alpha:
// comparator_latch
module comparator_latch #
(
  parameter n_to_response_time = -1038,
  parameter p_to_response_time = -1020,
  parameter const_response_time = 1285,
  parameter n_to_tau = -1248,
  parameter p_to_tau = 1037,
  parameter const_tau = 1042,
  parameter n_to_response_time_lh = -1752,
  parameter p_to_response_time_lh = -1006,
  parameter const_response_time_lh = 1185,
  parameter n_to_tau_lh = 1131,
  parameter p_to_tau_lh = -1115,
  parameter const_tau_lh = 1529
)
(
  input clk,
  input reset,
  input sys_clk,
  input [15-1:0] n,
  input [15-1:0] p,
  output [35-1:0] out
);
For scale: ~6,800 cells after synthesis, roughly 25 flip-flops, roughly 68 I/O pins, ~57,000 um^2 of cells after synthesis.
Settings: LEC_CHECK=0, ABC_AREA=1, CAP_MARGIN=20, CORE_ASPECT_RATIO=0.5, CORE_MARGIN=2, CORE_UTILIZATION=71, CTS_CLUSTER_DIAMETER=272, CTS_CLUSTER_SIZE=96, PLACE_DENSITY=0.38, SLEW_MARGIN=20; clock period 13.3 ns.
run.sh (not shown) runs the stock make flow with config.mk's settings and CLKGATE_MAP_FILE=.
alpha: GRT-0116 in global routing (5_1_grt) -> run aborted
Setup changes, alpha to delta
# alpha
export LEC_CHECK = 0
export ABC_AREA = 1
export CAP_MARGIN = 20
export CORE_ASPECT_RATIO = 0.5
export CORE_MARGIN = 2
export CORE_UTILIZATION = 71
export CTS_CLUSTER_DIAMETER = 272
export CTS_CLUSTER_SIZE = 96
export PLACE_DENSITY = 0.38
export SLEW_MARGIN = 20
create_clock -name core_clock -period 13.3 [get_ports {clk}]
# delta
export LEC_CHECK = 0
export CAP_MARGIN = 20
export CORE_MARGIN = 2
export CORE_UTILIZATION = 71
export CTS_CLUSTER_DIAMETER = 344
export MAX_ROUTING_LAYER = met4
export SLEW_MARGIN = 20
create_clock -name core_clock -period 17.7 [get_ports {clk}]
Findings:
Layout checks on delta: not met. Flow itself completed; violations: setup timing. Detailed placement HPWL improves in delta relative to alpha. Diff alpha..delta | post-cts hold-fix buffer tally | unchanged. Measured against each other, delta and alpha differ in aoi/oai-family share of the synthesized area, the higher figure coming from delta.

* * *

amber:
comparator_latch again, from the RTL that the note above started with.
export LEC_CHECK = 0
export ABC_AREA = 0
export CAP_MARGIN = 20
export CORE_MARGIN = 7
export CORE_UTILIZATION = 47
export MAX_ROUTING_LAYER = met5
export PLACE_DENSITY_LB_ADDON = 0.17
export SETUP_SLACK_MARGIN = -2.0
export SLEW_MARGIN = 25
export TNS_END_PERCENT = 45
create_clock -name core_clock -period 30.0 [get_ports {clk}]
Edits applied to the flow inputs when going from amber to juniper:
- TNS_END_PERCENT no longer set, was 45
- CORE_UTILIZATION now 66, was 47
- MAX_ROUTING_LAYER no longer set, was met5
- CORE_MARGIN now 2, was 7
- SETUP_SLACK_MARGIN no longer set, was -2.0
- SLEW_MARGIN now 20, was 25
- ABC_AREA no longer set, was 0
- PLACE_DENSITY_LB_ADDON no longer set, was 0.17
- the clock period (ns, I/O delays scaled along) now 14.6, was 30.0
Findings:
- Via count of the routed design delta (juniper − amber): unfavourable
- juniper against amber: die outline area down 32%, clock edge transition at the registers on the reported setup and hold paths roughly the same, number of standard cells in the final layout excluding fillers +651, routability congestion estimate from global placement grew by 12%.
- Diff amber -> juniper: post-layout instance area rose about 17%; largest incremental delay on the critical path shows a reduction of 0.13 ns.
- amber: PASS, flow complete, no timing, DRC or antenna violations
- Ran to the end and failed final checks on setup timing: juniper.
- Total of cells resized after clock tree synthesis ends up higher on juniper.
Inputs modified between juniper and zinc:
- a change of CORE_UTILIZATION from 66 to 40
- a change of the clock period (ns, I/O delays scaled along) from 14.6 to 19.5
### Flow results
zinc has cell area below what juniper had.
zinc: all stages done; final checks FAILED (setup timing).
juniper: complete, dirty (setup timing)
| clock-cell share of area | juniper vs zinc | ≈ equal |
zinc vs. juniper: critical path depth in cells went down by 3.8%.
Side by side, layout-stage area growth over the synthesis result turned out lower in zinc than in juniper.
